==> 06-17: inputs <==
// AudDSP
module AudDSP (
    input i_rst_n,
    input i_clk,
    input i_start,  
    input i_pause,  
    input [2:0] i_speed,
    input i_is_slow,
    input i_slow_mode,
    input i_daclrck,                
    input signed [15:0] i_sram_data,
    input [19:0] i_sram_stop_addr,  
    output signed [15:0] o_dac_data,
    output o_en,                    
    output o_is_pause,
    output [19:0] o_sram_addr
);
export LEC_CHECK = 0
export ABC_AREA = 1
export CAP_MARGIN = 0
export CORE_MARGIN = 2
export CORE_UTILIZATION = 72
export CTS_CLUSTER_SIZE = 14
export PLACE_DENSITY = 0.42
export SETUP_SLACK_MARGIN = 2.34
export SLEW_MARGIN = 20
export TNS_END_PERCENT = 30
create_clock -name core_clock -period 48.7 [get_ports {i_clk}]
run.sh (not shown) runs the stock make flow with config.mk's settings and CLKGATE_MAP_FILE=.
==> 05-14: changes against 06-17 <==
==> flow/config.mk (replaced) <==
export PLATFORM = sky130hd
export DESIGN_NAME = AudDSP
export DESIGN_NICKNAME = AudDSP
export VERILOG_FILES = /design/flow/design.v
export SDC_FILE = /design/flow/constraint.sdc
export NUM_CORES = 4
export LEC_CHECK = 0
export ABC_AREA = 1
export CAP_MARGIN = 20
export CORE_ASPECT_RATIO = 0.56
export CORE_MARGIN = 2
export CORE_UTILIZATION = 72
export CTS_CLUSTER_DIAMETER = 254
export MAX_ROUTING_LAYER = met4
export PLACE_DENSITY_LB_ADDON = 0.2
export SLEW_MARGIN = 20
==> flow/constraint.sdc (replaced) <==
create_clock -name core_clock -period 50.5 [get_ports {i_clk}]
set_input_delay 10.1000 -clock core_clock [delete_from_list [all_inputs] [get_ports {i_clk}]]
set_output_delay 10.1000 -clock core_clock [all_outputs]
set_load 0.01 [all_outputs]
==> 06-23: changes against 06-17 <==
==> flow/config.mk (replaced) <==
export PLATFORM = sky130hd
export DESIGN_NAME = AudDSP
export DESIGN_NICKNAME = AudDSP
export VERILOG_FILES = /design/flow/design.v
export SDC_FILE = /design/flow/constraint.sdc
export NUM_CORES = 4
export LEC_CHECK = 0
export CAP_MARGIN = 0
export CORE_ASPECT_RATIO = 0.5
export CORE_MARGIN = 2
export CORE_UTILIZATION = 46
export SLEW_MARGIN = 20
==> flow/constraint.sdc (replaced) <==
create_clock -name core_clock -period 100.0 [get_ports {i_clk}]
set_input_delay 20.0000 -clock core_clock [delete_from_list [all_inputs] [get_ports {i_clk}]]
set_output_delay 20.0000 -clock core_clock [all_outputs]
set_load 0.01 [all_outputs]
==> 02-12: changes against 06-17 <==
==> flow/config.mk (replaced) <==
export PLATFORM = sky130hd
export DESIGN_NAME = AudDSP
export DESIGN_NICKNAME = AudDSP
export VERILOG_FILES = /design/flow/design.v
export SDC_FILE = /design/flow/constraint.sdc
export NUM_CORES = 4
export LEC_CHECK = 0
export ABC_AREA = 1
export CAP_MARGIN = 20
export CORE_MARGIN = 2
export CORE_UTILIZATION = 52
export CTS_CLUSTER_SIZE = 97
export SLEW_MARGIN = 20
export TNS_END_PERCENT = 20
==> flow/constraint.sdc (replaced) <==
create_clock -name core_clock -period 53.8 [get_ports {i_clk}]
set_input_delay 10.7600 -clock core_clock [delete_from_list [all_inputs] [get_ports {i_clk}]]
set_output_delay 10.7600 -clock core_clock [all_outputs]
set_load 0.01 [all_outputs]
==> notes <==
05-14 ran to the end with violations: negative setup slack. 02-12 passed the timing, design-rule and antenna checks. 06-23 ran to the end with no violations. 06-17 ended with an error in global routing on ODB-0269. Of 06-23 and 05-14, 06-23 has the higher sequential share of layout area (gap 1.6 points). Of 06-23 and 02-12, 02-12 has the higher core utilization (gap 8.3 points). In 02-12 the synthesized cell count is larger than in 06-23, by about 50%. The lowest final cell count belongs to 06-23, the highest to 02-12. The lowest critical path depth belongs to 06-23, the highest to 02-12.
==> figures <==
quantity                                             06-23           02-12           06-17                     05-14
Status                                      finished clean  finished clean  did not finish  finished with violations
Failing step                                             -               -  global routing                         -
Violated checks                                          -               -               -      negative setup slack
Routed len/inst                                    19.8 µm         15.1 µm               -                   18.5 µm
Post-DP HPWL                                      77900 µm        88500 µm        83600 µm                  93200 µm
Total standard cell area after synthesis        0.0279 mm²      0.0334 mm²      0.0334 mm²                0.0334 mm²
Clock tree from TritonCTS                            built           built               -                     built
Vertical extent of the die                          178 µm          257 µm          219 µm                    165 µm
Stages on the worst setup path                         330             366               -                       363
Core utilization of the finished layout              50.0%           58.3%               -                     84.6%
Die ar.                                         0.0628 mm²      0.0662 mm²      0.0481 mm²                0.0482 mm²
Synth area leader                                     ha_1         nand2_1         nand2_1                   nand2_1
Met3 WL post-DR                                    5200 µm         4490 µm               -                  25700 µm
Biggest cell delay along the critical path         0.83 ns         0.49 ns               -                   0.50 ns

* * *

==> v21 <==
AudDSP again, from the RTL that the note above started with.
clock: 49.1 ns
lec_check: 0
abc_area: 1
cap_margin: 20
core_margin: 2
core_utilization: 71
cts_cluster_diameter: 298
max_routing_layer: met4
place_density: 0.66
setup_slack_margin: 5.0
slew_margin: 20
tns_end_percent: 40
==> v15 (differences from v21) <==
--- a/flow/config.mk
+++ b/flow/config.mk
@@ -10,8 +10,5 @@
 export CORE_MARGIN = 2
-export CORE_UTILIZATION = 71
-export CTS_CLUSTER_DIAMETER = 298
-export MAX_ROUTING_LAYER = met4
-export PLACE_DENSITY = 0.66
-export SETUP_SLACK_MARGIN = 5.0
+export CORE_UTILIZATION = 63
+export CTS_CLUSTER_DIAMETER = 372
+export CTS_CLUSTER_SIZE = 98
 export SLEW_MARGIN = 20
-export TNS_END_PERCENT = 40
==> flow/constraint.sdc (replaced) <==
create_clock -name core_clock -period 53.8 [get_ports {i_clk}]
set_input_delay 10.7600 -clock core_clock [delete_from_list [all_inputs] [get_ports {i_clk}]]
set_output_delay 10.7600 -clock core_clock [all_outputs]
set_load 0.01 [all_outputs]
==> v23 (differences from v21) <==
==> flow/config.mk (replaced) <==
export PLATFORM = sky130hd
export DESIGN_NAME = AudDSP
export DESIGN_NICKNAME = AudDSP
export VERILOG_FILES = /design/flow/design.v
export SDC_FILE = /design/flow/constraint.sdc
export NUM_CORES = 4
export LEC_CHECK = 0
export CAP_MARGIN = 20
export CORE_MARGIN = 2
export CORE_UTILIZATION = 40
export SLEW_MARGIN = 20
==> flow/constraint.sdc (replaced) <==
create_clock -name core_clock -period 100.0 [get_ports {i_clk}]
set_input_delay 20.0000 -clock core_clock [delete_from_list [all_inputs] [get_ports {i_clk}]]
set_output_delay 20.0000 -clock core_clock [all_outputs]
set_load 0.01 [all_outputs]
==> v18 (differences from v21) <==
==> flow/config.mk (replaced) <==
export PLATFORM = sky130hd
export DESIGN_NAME = AudDSP
export DESIGN_NICKNAME = AudDSP
export VERILOG_FILES = /design/flow/design.v
export SDC_FILE = /design/flow/constraint.sdc
export NUM_CORES = 4
export LEC_CHECK = 0
export CAP_MARGIN = 20
export CORE_MARGIN = 2
export CORE_UTILIZATION = 65
export SLEW_MARGIN = 20
==> flow/constraint.sdc (replaced) <==
create_clock -name core_clock -period 87.7 [get_ports {i_clk}]
set_input_delay 17.5400 -clock core_clock [delete_from_list [all_inputs] [get_ports {i_clk}]]
set_output_delay 17.5400 -clock core_clock [all_outputs]
set_load 0.01 [all_outputs]
==> run summary <==
run metrics: outcome finished clean, Setup WS pre-CTS 15890 ps, DIE HEIGHT between 200 and 300 um, Cell area leaders ha_1, dfrtp_1, xnor2_1, die extent in x around 270 um, GP Congestion between 0.9 and 1, Post-Syn Area per Cell around 7.1 um^2, area reported by Yosys stat 0.0279 mm^2, Synth top area share 10.3%, global-route usage over all layers between 20% and 30%, Post-Syn Instances 3922
# the run above: v23

==> run summary <==
run metrics: DIE HEIGHT 211 um, outcome finished clean, area reported by Yosys stat 0.0279 mm^2, Post-Syn Area per Cell 7.12 um^2, GP Congestion ~1.1, global-route usage over all layers 39.7%, Setup WS pre-CTS between 3000 and 4000 ps, Synth top area share between 10% and 20%, die extent in x 211 um, Cell area leaders ha_1, dfrtp_1, xnor2_1, Post-Syn Instances 3922
# the run above: v18

==> run summary <==
run results: prevailing post-synth register cell dfrtp_1, Post-Syn Instances 5960, number of buffer cells added on primary ports 83, die extent in x 221 um, GP Congestion 1.06, Run Error [ERROR GRT-0232] Routing congestion too high. Check the congestion heatmap in the GUI., outcome did not finish, area reported by Yosys stat 0.0334 mm^2, grt peak-use layer met2, Setup WS pre-CTS -1930 ps, Synth top area share between 10% and 20%, failing step 5_1_grt, Cell area leaders nand2_1, inv_1, ha_1, Post-Syn Area per Cell 5.60 um^2, global-route usage over all layers 82.1%
# the run above: v21

==> run summary <==
run metrics: Synth top area share 17.0%, Post-Syn Area per Cell 5.60 um^2, r2r setup slk 3550 ps, die extent in x 234 um, outcome finished clean, Setup WS pre-CTS -2180 ps, DIE HEIGHT 234 um, Cell area leaders nand2_1, inv_1, ha_1, global-route usage over all layers 36.9%, TNS Setup 0 ps, GP Congestion 1.01
# the run above: v15


* * *

==> job 7834: inputs <==
==> flow/design.v <==
module AudDSP (
    input i_rst_n,
    input i_clk,
    input i_start,  
    input i_pause,  
    input [2:0] i_speed,
    input i_is_slow,
    input i_slow_mode,
    input i_daclrck,                
    input signed [15:0] i_sram_data,
    input [19:0] i_sram_stop_addr,  
    output signed [15:0] o_dac_data,
    output o_en,                    
    output o_is_pause,
    output [19:0] o_sram_addr
);
    localparam S_IDLE = 0;
    localparam S_PAUSE = 1;
    localparam S_PLAY = 2;
    localparam S_EMPTY = 3;
    reg [2:0] state_r, state_w;
    reg is_pause_r, is_pause_w;
    reg is_slow_r, is_slow_w;
    reg slow_mode_r, slow_mode_w;
    reg [2:0] speed_r, speed_w;
    reg [3:0] slow_counter_r, slow_counter_w;
    reg [1:0] get_data_counter_r, get_data_counter_w;
    reg [19:0] addr_r, addr_w;
    reg signed [15:0] sram_data_r, sram_data_w, sram_data_next_r, sram_data_next_w;
    reg [15:0] o_data_r, o_data_w;
    assign o_en = !i_daclrck;
    assign o_dac_data = o_data_r;
    assign o_sram_addr = addr_r;
    assign o_is_pause = is_pause_r;
    always @(*) begin
        state_w = state_r;
        case(state_r)
            S_IDLE: begin
                if(i_start)         state_w = S_PAUSE;
                else                state_w = S_IDLE;
            end
            S_PAUSE: begin
                if(!is_pause_r)     state_w = S_PLAY;
                else                state_w = S_PAUSE;
            end
            S_PLAY: begin
                if(is_pause_r)      state_w = S_PAUSE;
                else begin
                    if(!i_daclrck)  state_w = S_EMPTY;
                    else            state_w = S_PLAY;
                end
            end
            S_EMPTY: begin
                if(is_pause_r)      state_w = S_PAUSE;
                else begin
                    if(!i_daclrck)  state_w = S_EMPTY;
                    else            state_w = S_PLAY;
                end
            end
        endcase
    end
    always @(*) begin
        slow_counter_w = slow_counter_r;
        case(state_r)
            S_IDLE:     slow_counter_w = 0;
            S_PAUSE:    slow_counter_w = 0;
            S_PLAY: begin
                if(is_slow_r && !is_pause_r && i_daclrck) begin
                    if(slow_counter_r == speed_r)   slow_counter_w = 0;
                    else                            slow_counter_w = slow_counter_r + 1;
                end
            end
        endcase
    end
    always @(*) begin
        get_data_counter_w = get_data_counter_r;
        case(state_r)
            S_IDLE:     get_data_counter_w = 0;
            S_PAUSE:    get_data_counter_w = 0;
            S_PLAY: begin
                if(get_data_counter_r < 3)  get_data_counter_w = get_data_counter_r + 1;
            end
            S_EMPTY:    get_data_counter_w = 0;
        endcase
    end
    always @(*) begin
        is_pause_w = is_pause_r;
        case(state_r)
            S_IDLE:                 is_pause_w = 1;
            S_PAUSE: if(i_pause)    is_pause_w = 0;
            S_PLAY:  if(i_pause)    is_pause_w = 1;
            S_EMPTY: if(i_pause)    is_pause_w = 1;
        endcase
    end
    always @(*) begin
        is_slow_w = is_slow_r;
        slow_mode_w = slow_mode_r;
        speed_w = speed_r;
        case(state_r)
            S_IDLE: begin
                is_slow_w = 0;
                slow_mode_w = 0;
                speed_w = 0;
            end
            S_PAUSE: begin
                is_slow_w = i_is_slow;
                slow_mode_w = i_slow_mode;
                speed_w = i_speed;
            end
            S_PLAY: begin
                is_slow_w = is_slow_r;
                slow_mode_w = slow_mode_r;
                speed_w = speed_r;
            end
            S_EMPTY: begin
                is_slow_w = i_is_slow;
                slow_mode_w = i_slow_mode;
                speed_w = i_speed;
            end
        endcase
    end
    reg [20:0] temp_addr;      
    always @(*) begin
        addr_w = addr_r;
        temp_addr = addr_r;
        case(state_r)
            S_IDLE:     temp_addr = 0;
            S_PLAY: begin
                if(get_data_counter_r == 0) begin
                    if(is_slow_r) begin
                        if(slow_counter_r == 0)     temp_addr = addr_r + 1;
                    end
                    else                            temp_addr = addr_r + speed_r + 1;
                end
            end
        endcase
        if(temp_addr > i_sram_stop_addr)    addr_w = 0;
        else                                addr_w = temp_addr;
    end
    always @(*) begin
        sram_data_w = sram_data_r;
        sram_data_next_w = sram_data_next_r;
        case(state_r)
            S_IDLE: begin
                sram_data_w = 0;
                sram_data_next_w = 0;
            end
            S_PAUSE: begin
                sram_data_next_w = i_sram_data;
            end
            S_PLAY: begin
                if(get_data_counter_r == 2) begin
                    if(is_slow_r)begin           
                        if(slow_counter_r == 0) begin
                            sram_data_w = sram_data_next_r;
                            sram_data_next_w = i_sram_data;
                        end
                    end
                    else begin                   
                        sram_data_w = sram_data_next_r;
                        sram_data_next_w = i_sram_data;
                    end
                end
            end
        endcase
    end
    reg signed [16:0] diff;
    reg signed [20:0] diff_counter_prod;
    reg signed [20:0] diff_counter_prod_div_speed;
    always @(*) begin
        o_data_w = o_data_r;
        diff = 0;
        diff_counter_prod = 0;
        diff_counter_prod_div_speed = 0;
        case(state_r)
            S_IDLE: o_data_w = 0;
            S_PLAY: begin
                if(get_data_counter_r == 3) begin
                    if(is_slow_r) begin
                        if(slow_mode_r) begin
                            diff = $signed(sram_data_next_r) - $signed(sram_data_r);
                            diff_counter_prod = $signed(diff) * $signed({1'b0, slow_counter_r});
                            diff_counter_prod_div_speed = $signed($signed(diff_counter_prod) / $signed({1'b0, speed_r + 1}));
                            o_data_w = $signed($signed(sram_data_r) + $signed(diff_counter_prod_div_speed));
                        end
                        else o_data_w = sram_data_r;
                    end
                    else o_data_w = sram_data_r;
                end
            end
        endcase
    end
    always_ff @(posedge i_clk or negedge i_rst_n) begin
        if(!i_rst_n) begin
            state_r <= S_IDLE;
            is_pause_r <= 1;
            addr_r <= 0;
            speed_r <= 0;
            o_data_r <= 0;
            is_slow_r <= 0;
            slow_mode_r <= 0;
            sram_data_r <= 0;
            slow_counter_r <= 0;
            sram_data_next_r <= 0;
            get_data_counter_r <= 0;
        end
        else begin
            state_r <= state_w;
            is_pause_r <= is_pause_w;
            addr_r <= addr_w;
            speed_r <= i_speed;
            o_data_r <= o_data_w;
            is_slow_r <= i_is_slow;
            slow_mode_r <= i_slow_mode;
            sram_data_r <= sram_data_w;
            slow_counter_r <= slow_counter_w;
            sram_data_next_r <= sram_data_next_w;
            get_data_counter_r <= get_data_counter_w;
        end
    end
endmodule
==> flow/run.sh <==
#!/bin/bash
# the make line also repeats each setting of config.mk as NAME=value (left out here)
make -C /OpenROAD-flow-scripts/flow DESIGN_CONFIG=/design/flow/config.mk WORK_HOME=/design/flow/orfs CLKGATE_MAP_FILE= finish
==> flow/config.mk <==
export PLATFORM = sky130hd
export DESIGN_NAME = AudDSP
export DESIGN_NICKNAME = AudDSP
export VERILOG_FILES = /design/flow/design.v
export SDC_FILE = /design/flow/constraint.sdc
export NUM_CORES = 4
export LEC_CHECK = 0
export ABC_AREA = 1
export CAP_MARGIN = 15
export CELL_PAD_IN_SITES_DETAIL_PLACEMENT = 2
export CELL_PAD_IN_SITES_GLOBAL_PLACEMENT = 2
export CORE_MARGIN = 2
export CORE_UTILIZATION = 42
export CTS_CLUSTER_DIAMETER = 314
export CTS_CLUSTER_SIZE = 53
export GPL_ROUTABILITY_DRIVEN = 0
export GPL_TIMING_DRIVEN = 0
export MAX_ROUTING_LAYER = met5
export PLACE_DENSITY_LB_ADDON = 0.13
export SETUP_SLACK_MARGIN = 0.15
export SLEW_MARGIN = 20
==> flow/constraint.sdc <==
create_clock -name core_clock -period 150.0 [get_ports {i_clk}]
set_input_delay 30.0000 -clock core_clock [delete_from_list [all_inputs] [get_ports {i_clk}]]
set_output_delay 30.0000 -clock core_clock [all_outputs]
set_load 0.01 [all_outputs]
==> job 9630: changes against job 7834 <==
==> flow/config.mk (replaced) <==
export PLATFORM = sky130hd
export DESIGN_NAME = AudDSP
export DESIGN_NICKNAME = AudDSP
export VERILOG_FILES = /design/flow/design.v
export SDC_FILE = /design/flow/constraint.sdc
export NUM_CORES = 4
export LEC_CHECK = 0
export ABC_AREA = 1
export CAP_MARGIN = 20
export CORE_MARGIN = 2
export CORE_UTILIZATION = 53
export CTS_CLUSTER_DIAMETER = 397
export CTS_CLUSTER_SIZE = 98
export SLEW_MARGIN = 20
==> flow/constraint.sdc (replaced) <==
create_clock -name core_clock -period 53.8 [get_ports {i_clk}]
set_input_delay 10.7600 -clock core_clock [delete_from_list [all_inputs] [get_ports {i_clk}]]
set_output_delay 10.7600 -clock core_clock [all_outputs]
set_load 0.01 [all_outputs]
==> job 3714: changes against job 7834 <==
--- a/flow/config.mk
+++ b/flow/config.mk
@@ -7,10 +7,9 @@
 export LEC_CHECK = 0
-export ABC_AREA = 1
 export CAP_MARGIN = 15
 export CELL_PAD_IN_SITES_DETAIL_PLACEMENT = 2
-export CELL_PAD_IN_SITES_GLOBAL_PLACEMENT = 2
+export CELL_PAD_IN_SITES_GLOBAL_PLACEMENT = 1
 export CORE_MARGIN = 2
-export CORE_UTILIZATION = 42
-export CTS_CLUSTER_DIAMETER = 314
-export CTS_CLUSTER_SIZE = 53
+export CORE_UTILIZATION = 38
+export CTS_CLUSTER_DIAMETER = 62
+export CTS_CLUSTER_SIZE = 79
 export GPL_ROUTABILITY_DRIVEN = 0
==> results <==
                                                                                                           job 7834               job 3714                  job 9630
Outcome                                                                                              did not finish  timing/DRC/antenna clean  timing/DRC/antenna clean
Failing step                                                                                           3_5_place_dp                      -                         -
Total buffers and inverters traversed by the critical path                                                        -                     32                        58
Levels on crit path                                                                                               -                    346                       363
X dimension of the die                                                                                       286 µm                 275 µm                    255 µm
Wire length per cell                                                                                              -                24.6 µm                   15.1 µm
Most Crowded Layer GR                                                                                             -                   met2                      met2
Number of antenna violations at the first check in global routing                                                 -                      4                         0
Share of synthesized cell area in full adder, half adder and majority cells                                   10.8%                  13.0%                     10.8%
Clock buffer count in the final layout                                                                            -                     13                         9
Area of the multi-input gates                                                                                     -              24700 µm²                 27100 µm²
Warning total across the stage logs                                                                               -                     31                        33
Post-CTS clock slew at the launch and capture registers of the worst setup and hold paths                         -                0.07 ns                   0.07 ns
Die height                                                                                                   286 µm                 275 µm                    255 µm
Largest area contributor in the netlist                                                    sky130_fd_sc_hd__nand2_1  sky130_fd_sc_hd__ha_1  sky130_fd_sc_hd__nand2_1
